## top
module top(
    input clk,              
    input rst,              
    input cyc,              
    input stb,              
    input we,               
	input [3:0] wb_sel,     
    input [31:0] adr,       
    input [31:0] dat_mosi,  
    output reg [31:0] dat_miso,  
    output reg ack,             
    output reg err              
);
clock: 7.49 ns
lec_check: 0
cap_margin: 20
core_margin: 2
core_utilization: 58
setup_slack_margin: -0.7
slew_margin: 20
run.sh (not shown) runs the stock make flow with config.mk's settings and CLKGATE_MAP_FILE=.
The baseline reached the layout checks and failed them: negative setup slack.
Next try:
- CORE_UTILIZATION: 58 -> 72
- CTS_CLUSTER_SIZE: unset -> 42
- HOLD_SLACK_MARGIN: unset -> -0.09
- PLACE_DENSITY_LB_ADDON: unset -> 0.0
- SETUP_SLACK_MARGIN: -0.7 -> 1.46
- TNS_END_PERCENT: unset -> 10
- clock period: 7.49 -> 5.03 ns (I/O delays scaled with it)
=>
- The changed run finished but fails on negative setup slack
- setup slack is worse by 2.4 ns
- wire length increases by 14%
- synthesized area is unchanged
- first-iteration DRC count increases by about 30%
- core utilization rose by 20 points
- power climbs by about 45%
- clock-buffer cell count is lower by 14
Next try:
- CORE_UTILIZATION: 72 -> 40
- CTS_CLUSTER_SIZE: 42 -> unset
- HOLD_SLACK_MARGIN: -0.09 -> unset
- PLACE_DENSITY_LB_ADDON: 0.0 -> unset
- SETUP_SLACK_MARGIN: 1.46 -> 0.37
- TNS_END_PERCENT: 10 -> unset
- clock period: 5.03 -> 9.06 ns (I/O delays scaled with it)
The new run passed the timing, design-rule and antenna checks.
Setup slack improves by 3.5 ns.
Routed wire length goes down by 11%.
Count of clock-buffer cells in the layout goes up by 21.
Hold slack degrades by 0.15 ns.
Via count goes down by 9.3%.
Die size goes up by 78%.
Total power goes down by 43%.
Final area goes down by 5.4%.
Synthesized cell count is unchanged.
Next try:
- CORE_UTILIZATION: 40 -> 72
- PLACE_DENSITY_LB_ADDON: unset -> 0.0
- SETUP_SLACK_MARGIN: 0.37 -> 1.78
- clock period: 9.06 -> 5.98 ns (I/O delays scaled with it)
This time the run reached the layout checks and failed them: negative setup slack.
Critical path depth came out lower by 3.
Setup slack is worse by 2.5 ns.
Utilization came out higher by 42 points.
Next try:
- CORE_UTILIZATION: 72 -> 19
- PLACE_DENSITY_LB_ADDON: 0.0 -> unset
- SETUP_SLACK_MARGIN: 1.78 -> unset
- clock period: 5.98 -> 9.06 ns (I/O delays scaled with it)
Outcome: The changed run completed with no timing, DRC or antenna violations; sequential power shrinks by a quarter to a third; cell area shrinks by a few percent; worst hold slack loses 0.064 ns; clock power shrinks by a quarter to a third; global-route usage shrinks by 28 points; area after synthesis is unchanged; first-iteration DRC count shrinks by a quarter to a third.


The RTL this note starts from:
==> flow/design.v <==
module matrix_mult
    (   input Clock,
        input reset,  
        input Enable,     
        input [71:0] A,
        input [71:0] B,
        output reg [71:0] C,
        output reg done      
    );
reg signed [7:0] matA [2:0][2:0];
reg signed [7:0] matB [2:0][2:0];
reg signed [7:0] matC [2:0][2:0];
integer i,j,k;   
reg first_cycle;     
reg end_of_mult;     
reg signed [15:0] temp;  
always @(posedge Clock or posedge reset)
begin
    if(reset == 1) begin     
        i = 0;
        j = 0;
        k = 0;
        temp = 0;
        first_cycle = 1;
        end_of_mult = 0;
        done = 0;
        for(i=0;i<=2;i=i+1) begin
            for(j=0;j<=2;j=j+1) begin
                matA[i][j] = 8'd0;
                matB[i][j] = 8'd0;
                matC[i][j] = 8'd0;
            end
        end
    end
    else begin   
        if(Enable == 1)      
            if(first_cycle == 1) begin      
                for(i=0;i<=2;i=i+1) begin
                    for(j=0;j<=2;j=j+1) begin
                        matA[i][j] = A[(i*3+j)*8+:8];
                        matB[i][j] = B[(i*3+j)*8+:8];
                        matC[i][j] = 8'd0;
                    end
                end
                first_cycle = 0;
                end_of_mult = 0;
                temp = 0;
                i = 0;
                j = 0;
                k = 0;
            end
            else if(end_of_mult == 0) begin      
                temp = matA[i][k]*matB[k][j];
                matC[i][j] = matC[i][j] + temp[7:0];     
                if(k == 2) begin
                    k = 0;
                    if(j == 2) begin
                        j = 0;
                        if (i == 2) begin
                            i = 0;
                            end_of_mult = 1;
                        end
                        else
                            i = i + 1;
                    end
                    else
                        j = j+1;
                end
                else
                    k = k+1;
            end
            else if(end_of_mult == 1) begin      
                for(i=0;i<=2;i=i+1) begin    
                    for(j=0;j<=2;j=j+1) begin     
                        C[(i*3+j)*8+:8] = matC[i][j];
                    end
                end
                done = 1;    
            end
    end
end
endmodule
module top(
    input clk,              
    input rst,              
    input cyc,              
    input stb,              
    input we,               
	input [3:0] wb_sel,     
    input [31:0] adr,       
    input [31:0] dat_mosi,  
    output reg [31:0] dat_miso,  
    output reg ack,             
    output reg err              
);
parameter A_OFFSET = 0;     
parameter B_OFFSET = 9;     
parameter C_OFFSET = 18;    
parameter MAT_SIZE = 9;     
parameter INT_WIDTH = 8;  
reg [71:0] A, B;
reg Enable;
reg reset_matrix;
wire [71:0] C;
wire done;
matrix_mult mm_inst(
    .Clock(clk),
    .reset(reset_matrix),
    .Enable(Enable),
    .A(A),
    .B(B),
    .C(C),
    .done(done)
);
always @(posedge clk or posedge rst) begin
    if (rst) begin
        dat_miso <= 32'b0;
        ack <= 0;
        err <= 0;
        reset_matrix <= 1;
        Enable <= 0;
        A <= 72'b0;
        B <= 72'b0;
    end else if (cyc && stb) begin
        ack <= 0;
        err <= 0;
        reset_matrix <= 0;
        if (we && wb_sel[0]) begin
            reset_matrix <= 1;
            if (adr < A_OFFSET+MAT_SIZE) begin
                A[((adr-A_OFFSET)*INT_WIDTH)+:INT_WIDTH] <= dat_mosi[7:0];
                ack <= 1;
            end else if (adr >=B_OFFSET && adr < B_OFFSET+MAT_SIZE) begin
                B[((adr-B_OFFSET)*INT_WIDTH)+:INT_WIDTH] <= dat_mosi[7:0];
                ack <= 1;
            end else begin
                err <= 1;
            end
        end else if (!we) begin
            if (adr >= C_OFFSET && adr < C_OFFSET+MAT_SIZE) begin
                Enable <= 1;
                if (done) begin
                    dat_miso[7:0] <= C[(adr-C_OFFSET)*INT_WIDTH+:INT_WIDTH];
                    ack <= 1;
                    Enable <= 0;
                end
            end else begin
                err <= 1;
            end
        end
    end else begin
        ack <= 0;
        err <= 0;
    end
end
endmodule
clock: 6.55 ns
lec_check: 0
abc_area: 0
cap_margin: 20
core_margin: 2
core_utilization: 58
min_routing_layer: met2
place_density: 0.78
slew_margin: 20
The baseline produced a layout that fails on negative setup slack.
Edit:
- ABC_AREA: 0 -> default
- CORE_UTILIZATION: 58 -> 62
- MIN_ROUTING_LAYER: met2 -> default
- PLACE_DENSITY: 0.78 -> default
- clock period: 6.55 -> 5.03 ns (I/O delays scaled with it)
- The changed run finished with negative setup slack left
- worst setup slack got worse by 1.3 ns
- flip-flop count does not change
- power goes up by 31%
Power figures rest on the tool's default switching activity, not on a simulated workload.
